xenon:
// comparator_latch
module comparator_latch #
(
  parameter n_to_response_time = -1038,
  parameter p_to_response_time = -1020,
  parameter const_response_time = 1285,
  parameter n_to_tau = -1248,
  parameter p_to_tau = 1037,
  parameter const_tau = 1042,
  parameter n_to_response_time_lh = -1752,
  parameter p_to_response_time_lh = -1006,
  parameter const_response_time_lh = 1185,
  parameter n_to_tau_lh = 1131,
  parameter p_to_tau_lh = -1115,
  parameter const_tau_lh = 1529
)
(
  input clk,
  input reset,
  input sys_clk,
  input [15-1:0] n,
  input [15-1:0] p,
  output [35-1:0] out
);
Size: roughly 5700 cells after synthesis, about 25 flip-flops, roughly 68 I/O pins, about 54000 um^2 of cells after synthesis.
Settings: LEC_CHECK=0, ABC_AREA=0, CAP_MARGIN=20, CELL_PAD_IN_SITES_DETAIL_PLACEMENT=0, CORE_ASPECT_RATIO=0.61, CORE_MARGIN=10, CORE_UTILIZATION=25, CTS_CLUSTER_SIZE=66, GPL_TIMING_DRIVEN=0, MIN_ROUTING_LAYER=met2, PLACE_DENSITY_LB_ADDON=0.07, SETUP_SLACK_MARGIN=1.73, SLEW_MARGIN=20; clock period 20.1 ns.
run.sh (not shown) runs the stock make flow with config.mk's settings and CLKGATE_MAP_FILE=.
Finished, but not clean: xenon, with negative setup slack.
Inputs modified between xenon and juniper:
- changing CORE_UTILIZATION from 25 to 58
- changing MIN_ROUTING_LAYER from met2 to met1
- changing GPL_TIMING_DRIVEN from 0 to 1
- changing CORE_MARGIN from 10 to 2
==> results <==
From the logs: xenon reached the end of the flow and failed the layout checks with negative setup slack.
In juniper the implementation ran to completion but is not tape-out ready, as the final checks report negative setup slack.
Looking at wire length per cell, juniper sits 6.8% below xenon.
[compare] base=xenon new=juniper: number of tap instances fell by 1656, design area rose by 3.4%.
Changes in nickel relative to juniper:
- swapping 58 for 55 in CORE_UTILIZATION
- swapping 1.73 for -1.75 in SETUP_SLACK_MARGIN
- putting CTS_CLUSTER_DIAMETER at 80 where nothing was set
- swapping 1 for 0 in GPL_TIMING_DRIVEN
- swapping 2 for 10 in CORE_MARGIN
- swapping 0.61 for 1.74 in CORE_ASPECT_RATIO
--- outcome ---
nickel: flow complete, layout not clean; failing: negative setup slack
In the tables for nickel and juniper, arrival time of data at the critical path endpoint reads lower with juniper.
nickel vs juniper — count of clock-buffer cells in the layout rose 1.
Final-layout setup total negative slack for nickel: 8.02 ns down relative to juniper
nickel ends up with a maximum achievable frequency that is 1.9% lower than in juniper.
Min final worst-path setup slack across nickel and juniper: nickel
Average wire per cell in the routed design: nickel vs juniper up 1.2%
Side by side, number of signal-net buffers in the layout turned out lower in nickel than in juniper.
nickel vs juniper: first-iteration DRC count down by more than half
Changes observed in nickel relative to juniper: routed wire length fell by 12000 um; initial core utilization fell by 3.0 points.
Inputs modified between nickel and garnet:
- MIN_ROUTING_LAYER now met2, was met1
- MAX_ROUTING_LAYER now met4, previously not set
- PLACE_DENSITY_LB_ADDON now 0.28, was 0.07
- CORE_MARGIN now 2, was 10
- SETUP_SLACK_MARGIN now 5.0, was -1.75
- ABC_AREA now 1, was 0
- CORE_ASPECT_RATIO now 0.61, was 1.74
- CORE_UTILIZATION now 52, was 55
- CAP_MARGIN now 10, was 20
- CTS_CLUSTER_DIAMETER now 343, was 80
- TNS_END_PERCENT now 55, previously not set
- GPL_ROUTABILITY_DRIVEN now 0, previously not set
- CELL_PAD_IN_SITES_GLOBAL_PLACEMENT now 1, previously not set
## What came out
- garnet terminated abnormally: global routing reported GRT-0116.
- garnet — number of buffer cells added on primary ports about 2% lower, nickel as reference
- garnet ends up with a core outline area that is about 13% higher than in nickel.
- Die size delta (garnet − nickel): unfavourable
- Reported for nickel and garnet, number of sinks driven by the clock tree turned out identical to the last digit.
- Reported for nickel and garnet, async set-reset flop share out of synthesis turned out identical to the last digit.
- Against nickel, garnet comes in about 70% higher on overall die width.
- garnet ended with more post-synth design cell area than nickel.
[inputs] tundra vs garnet
- changing CORE_ASPECT_RATIO from 0.61 to 0.5
- changing CTS_CLUSTER_DIAMETER from 343 to 80
- removing TNS_END_PERCENT (formerly 55)
- removing GPL_ROUTABILITY_DRIVEN (formerly 0)
- changing CAP_MARGIN from 10 to 20
- changing PLACE_DENSITY_LB_ADDON from 0.28 to 0.07
- changing MIN_ROUTING_LAYER from met2 to met1
- changing CORE_MARGIN from 2 to 10
- removing MAX_ROUTING_LAYER (formerly met4)
- changing SETUP_SLACK_MARGIN from 5.0 to 2.8
- changing CORE_UTILIZATION from 52 to 55
- removing CELL_PAD_IN_SITES_GLOBAL_PLACEMENT (formerly 1)
[summary]
- Across garnet and tundra, a clean result was obtained everywhere but in garnet.
- The log for garnet ends in global routing with error GRT-0116, so the run never completed.
- From garnet to tundra, number of buffers inserted for hold repair after clock tree synthesis did not move at all.
- Mapped cell area: garnet vs tundra, no meaningful difference
- In tundra, number of resized instances in the post-cts repair step is lower than in garnet.
- Looking at placeable core area across garnet and tundra, the one that comes out higher is garnet.
- [compare] base=garnet new=tundra: initial standard-cell utilization of the core shows an increase of 3.4 points, Yosys chip area was more or less identical, number of rows created at floorplan now sits lower, mean instance size in the synthesized netlist closely matched the old numbers.
- Total setup buffers inserted after CTS up 3.0% in tundra wrt garnet
- Against garnet, tundra comes in 4.7% higher on chip area.
Setup changes, tundra to yarrow
- changing CORE_ASPECT_RATIO from 0.5 to 0.61
- changing ABC_AREA from 1 to 0
- changing SETUP_SLACK_MARGIN from 2.8 to 1.73
==> results <==
- STATUS run=yarrow STAGES=ALL_DONE FINAL_CHECKS=FAILED CAUSE=negative setup slack
- tundra: full flow OK, the timing, DRC and antenna checks passed
- Delta (yarrow minus tundra): first-pass GRT wire length lost 29000 um, area of the mapped netlist lost about 5.5%.


Starting RTL as in the previous note.
// comparator_latch
module comparator_latch #
(
  parameter n_to_response_time = -1038,
  parameter p_to_response_time = -1020,
  parameter const_response_time = 1285,
  parameter n_to_tau = -1248,
  parameter p_to_tau = 1037,
  parameter const_tau = 1042,
  parameter n_to_response_time_lh = -1752,
  parameter p_to_response_time_lh = -1006,
  parameter const_response_time_lh = 1185,
  parameter n_to_tau_lh = 1131,
  parameter p_to_tau_lh = -1115,
  parameter const_tau_lh = 1529
)
(
  input clk,
  input reset,
  input sys_clk,
  input [15-1:0] n,
  input [15-1:0] p,
  output [35-1:0] out
);
  reg [17-1:0] state_cycle_counter;
  reg [1-1:0] prev_sys_clk;
  reg [35-1:0] o;
  wire [32-1:0] wait_time;
  wire [51-1:0] tau;
  wire [36-1:0] dvdt;
  wire [32-1:0] wait_time_lh;
  wire [59-1:0] tau_lh;
  wire [37-1:0] dodt;
  reg [32-1:0] fsm;
  localparam fsm_init = 0;
  wire [35-1:0] padr_0;
  wire [23-1:0] padr_bits_1;
  assign padr_bits_1 = 0;
  wire [29-1:0] truncR_2;
  wire [29-1:0] padl_3;
  wire [28-1:0] padl_bits_4;
  wire [1-1:0] toSInt_5;
  assign toSInt_5 = 0;
  wire [28-1:0] toSInt_imm_6;
  wire [27-1:0] const_7;
  assign const_7 = 27'd55364812;
  assign toSInt_imm_6 = { toSInt_5, const_7 };
  assign padl_bits_4 = toSInt_imm_6;
  assign padl_3 = { { 1{ padl_bits_4[27] } }, padl_bits_4 };
  assign truncR_2 = padl_3;
  wire [12-1:0] truncR_shift_8;
  ...
clock: 13.3 ns
lec_check: 0
abc_area: 1
cap_margin: 20
core_aspect_ratio: 0.5
core_margin: 2
core_utilization: 71
cts_cluster_diameter: 272
cts_cluster_size: 96
place_density: 0.38
slew_margin: 20
The starting point failed in global routing with GRT-0116.
Then changed:
CORE_ASPECT_RATIO = not set   (was 0.5)
CORE_UTILIZATION = 72   (was 71)
CTS_CLUSTER_DIAMETER = not set   (was 272)
CTS_CLUSTER_SIZE = 100   (was 96)
TNS_END_PERCENT = 15   (was not set)
clock period = 18.6 ns   (was 13.3 ns; I/O delays follow)
What happened: With this change the flow ran to the end with violations: setup timing. Area after synthesis is unchanged. Die size fell slightly. Synthesized cell count stays the same.
Then changed:
ABC_AREA = not set   (was 1)
CORE_UTILIZATION = 40   (was 72)
CTS_CLUSTER_SIZE = not set   (was 100)
PLACE_DENSITY = not set   (was 0.38)
SETUP_SLACK_MARGIN = 3.36   (was not set)
TNS_END_PERCENT = not set   (was 15)
clock period = 24.8 ns   (was 18.6 ns; I/O delays follow)
Effect: This time the run went through all stages and came out clean. Routed wire length is lower by 45%. Global-route usage is lower by 29 points. Hold slack is better by 0.046 ns. Synthesized area is lower by 5.5%. Count of clock-buffer cells in the layout stays the same. Sequential share of layout area is higher by 0.13 points. Design area is lower by 16%.
Then changed:
ABC_AREA = 1   (was not set)
CELL_PAD_IN_SITES_DETAIL_PLACEMENT = 1   (was not set)
HOLD_SLACK_MARGIN = 0.09   (was not set)
MIN_ROUTING_LAYER = met2   (was not set)
SETUP_SLACK_MARGIN = not set   (was 3.36)
clock period = 38.1 ns   (was 24.8 ns; I/O delays follow)
- The changed run produced a clean layout
- design area goes down by 0.67%
- first-iteration DRC count goes up to 5.2 times its value
- core utilization goes down by 2.8 points
- wire length goes up by 36%
- count of clock-buffer cells in the layout does not change
- global-route usage goes up by 16 points
Then changed:
ABC_AREA = not set   (was 1)
CELL_PAD_IN_SITES_DETAIL_PLACEMENT = not set   (was 1)
HOLD_SLACK_MARGIN = not set   (was 0.09)
MIN_ROUTING_LAYER = not set   (was met2)
clock period = 26.0 ns   (was 38.1 ns; I/O delays follow)
Outcome: Area after synthesis goes down by a few percent. Non-clock buffer count rose by 20. Count of clock-buffer cells in the layout is unchanged.
Then changed:
ABC_AREA = 0   (was not set)
CAP_MARGIN = 5   (was 20)
CELL_PAD_IN_SITES_DETAIL_PLACEMENT = 2   (was not set)
CORE_ASPECT_RATIO = 0.55   (was not set)
CORE_MARGIN = 7   (was 2)
CTS_CLUSTER_DIAMETER = 68   (was not set)
GPL_ROUTABILITY_DRIVEN = 0   (was not set)
GPL_TIMING_DRIVEN = 0   (was not set)
MAX_ROUTING_LAYER = met4   (was not set)
=>
- With this change the flow failed in global routing (ODB-0269)
- synthesized cell count stays the same
- die area rises by 5.8%
- synthesized area is unchanged


## cedar
comparator_latch again, from the RTL that the note above started with.
==> flow/design.v (excerpt) <==
module comparator_latch #
(
  parameter n_to_response_time = -1038,
  parameter p_to_response_time = -1020,
  parameter const_response_time = 1285,
  parameter n_to_tau = -1248,
  parameter p_to_tau = 1037,
  parameter const_tau = 1042,
  parameter n_to_response_time_lh = -1752,
  parameter p_to_response_time_lh = -1006,
  parameter const_response_time_lh = 1185,
  parameter n_to_tau_lh = 1131,
  parameter p_to_tau_lh = -1115,
  parameter const_tau_lh = 1529
)
(
  input clk,
  input reset,
  input sys_clk,
  input [15-1:0] n,
  input [15-1:0] p,
  output [35-1:0] out
);
  reg [17-1:0] state_cycle_counter;
  reg [1-1:0] prev_sys_clk;
  reg [35-1:0] o;
  wire [32-1:0] wait_time;
  wire [51-1:0] tau;
  wire [36-1:0] dvdt;
  wire [32-1:0] wait_time_lh;
  wire [59-1:0] tau_lh;
  wire [37-1:0] dodt;
  reg [32-1:0] fsm;
  localparam fsm_init = 0;
  wire [35-1:0] padr_0;
  wire [23-1:0] padr_bits_1;
  assign padr_bits_1 = 0;
  wire [29-1:0] truncR_2;
  wire [29-1:0] padl_3;
  wire [28-1:0] padl_bits_4;
  wire [1-1:0] toSInt_5;
  assign toSInt_5 = 0;
  wire [28-1:0] toSInt_imm_6;
  wire [27-1:0] const_7;
  assign const_7 = 27'd55364812;
  assign toSInt_imm_6 = { toSInt_5, const_7 };
  assign padl_bits_4 = toSInt_imm_6;
  assign padl_3 = { { 1{ padl_bits_4[27] } }, padl_bits_4 };
  assign truncR_2 = padl_3;
  wire [12-1:0] truncR_shift_8;
  assign truncR_shift_8 = truncR_2 >>> 17;
  wire [12-1:0] truncR_imm_9;
  assign truncR_imm_9 = (truncR_2[28])? truncR_shift_8[11:0] : truncR_2[28:17];
  assign padr_0 = { truncR_imm_9, padr_bits_1 };
  wire [32-1:0] padl_10;
  wire [18-1:0] padl_bits_11;
  wire [32-1:0] truncR_12;
  wire [32-1:0] padl_13;
  wire [17-1:0] padl_bits_14;
  wire [96-1:0] truncR_15;
  wire [163-1:0] truncval_16;
  wire [163-1:0] padl_17;
  wire [85-1:0] padl_bits_18;
  wire [85-1:0] padl_19;
  wire [52-1:0] padl_bits_20;
  wire [98-1:0] truncR_21;
  wire [107-1:0] truncval_22;
  wire [107-1:0] padl_23;
  wire [53-1:0] padl_bits_24;
  wire [53-1:0] padr_25;
  wire [38-1:0] padr_bits_26;
  ...
Settings: LEC_CHECK=0, CAP_MARGIN=0, CORE_MARGIN=2, CORE_UTILIZATION=72, CTS_CLUSTER_DIAMETER=370, CTS_CLUSTER_SIZE=64, PLACE_DENSITY=0.36, SETUP_SLACK_MARGIN=3.72, SLEW_MARGIN=20; clock period 13.9 ns.
Complete run, failing final checks: cedar, reason setup timing.
Changes in willow relative to cedar:
# cedar
export LEC_CHECK = 0
export CAP_MARGIN = 0
export CORE_MARGIN = 2
export CORE_UTILIZATION = 72
export CTS_CLUSTER_DIAMETER = 370
export CTS_CLUSTER_SIZE = 64
export PLACE_DENSITY = 0.36
export SETUP_SLACK_MARGIN = 3.72
export SLEW_MARGIN = 20
create_clock -name core_clock -period 13.9 [get_ports {clk}]
# willow
export LEC_CHECK = 0
export CAP_MARGIN = 20
export CORE_MARGIN = 2
export CORE_UTILIZATION = 40
export SLEW_MARGIN = 20
create_clock -name core_clock -period 19.5 [get_ports {clk}]
Findings:
Status willow: flow complete, layout not clean - setup timing
Changes observed in willow relative to cedar: setup slack of the critical path after layout up 4800 ps; global-route usage down 19 points.
Summary of willow over cedar: number of instances resized during post-cts repair up 22; number of post-CTS setup repair buffers saw an increase.
Input-level comparison between raven and willow:
# willow
export LEC_CHECK = 0
export CAP_MARGIN = 20
export CORE_MARGIN = 2
export CORE_UTILIZATION = 40
export SLEW_MARGIN = 20
create_clock -name core_clock -period 19.5 [get_ports {clk}]
# raven
export LEC_CHECK = 0
export CAP_MARGIN = 20
export CORE_MARGIN = 2
export CORE_UTILIZATION = 70
export CTS_CLUSTER_DIAMETER = 219
export CTS_CLUSTER_SIZE = 14
export SLEW_MARGIN = 20
create_clock -name core_clock -period 14.6 [get_ports {clk}]
==> comparison <==
- Every stage of raven finished as expected; the final checks, on the other hand, flagged setup timing, which means the layout fails.
- Compared with willow, raven degrades post-layout worst setup margin.
- Row number of cells in the design after placement: raven lower / willow higher
- Transition time of the tightest slew-check pin, raven and willow, lower one = raven.
- Of raven and willow, raven shows the lower routed metal-1 wirelength, with willow above it.
- Of raven and willow, the run reporting the lower utilization was willow.
- Looking at depth of the critical timing path with buffers and inverters included, raven sits below willow.
- Number of sinks handled by clock tree synthesis: raven vs willow identical
- The area figure in the yosys stat output on raven is in line with that on willow.
- The wire length in raven sits 18000 microns above the value recorded for willow.
- Going from willow to raven, first-iteration DRC count grew by more than half.
- Compared with willow, raven shows a post-layout period usage of the worst path that is 31 points higher.
For onyx, these inputs were changed with respect to raven:
# raven
export LEC_CHECK = 0
export CAP_MARGIN = 20
export CORE_MARGIN = 2
export CORE_UTILIZATION = 70
export CTS_CLUSTER_DIAMETER = 219
export CTS_CLUSTER_SIZE = 14
export SLEW_MARGIN = 20
create_clock -name core_clock -period 14.6 [get_ports {clk}]
# onyx
export LEC_CHECK = 0
export CAP_MARGIN = 20
export CORE_MARGIN = 2
export CORE_UTILIZATION = 71
export CTS_CLUSTER_DIAMETER = 103
export SLEW_MARGIN = 20
create_clock -name core_clock -period 19.6 [get_ports {clk}]
Results
In onyx the implementation completed, yet the final layout does not meet the checks, the culprit being setup timing. Delta (onyx minus raven): fraction of the cycle the final worst path needs decreased by 30 points relative to the old numbers; wire length after detailed routing decreased by about 5% relative to the old numbers; detailed-route wire length on metal 1 decreased by 6000 microns relative to the old numbers; number of DRC markers in iteration 0 decreased by 25% relative to the old numbers. Summary of the comparison: biggest cell delay along the critical path is higher in onyx, relative to raven. onyx vs. raven: final cell count decreased by about 2.3% relative to the old numbers, design area lower, tightest slew margin relative to the limit shows a reduction of 4.5 points. Global-route usage, raven and onyx, lower one = onyx.
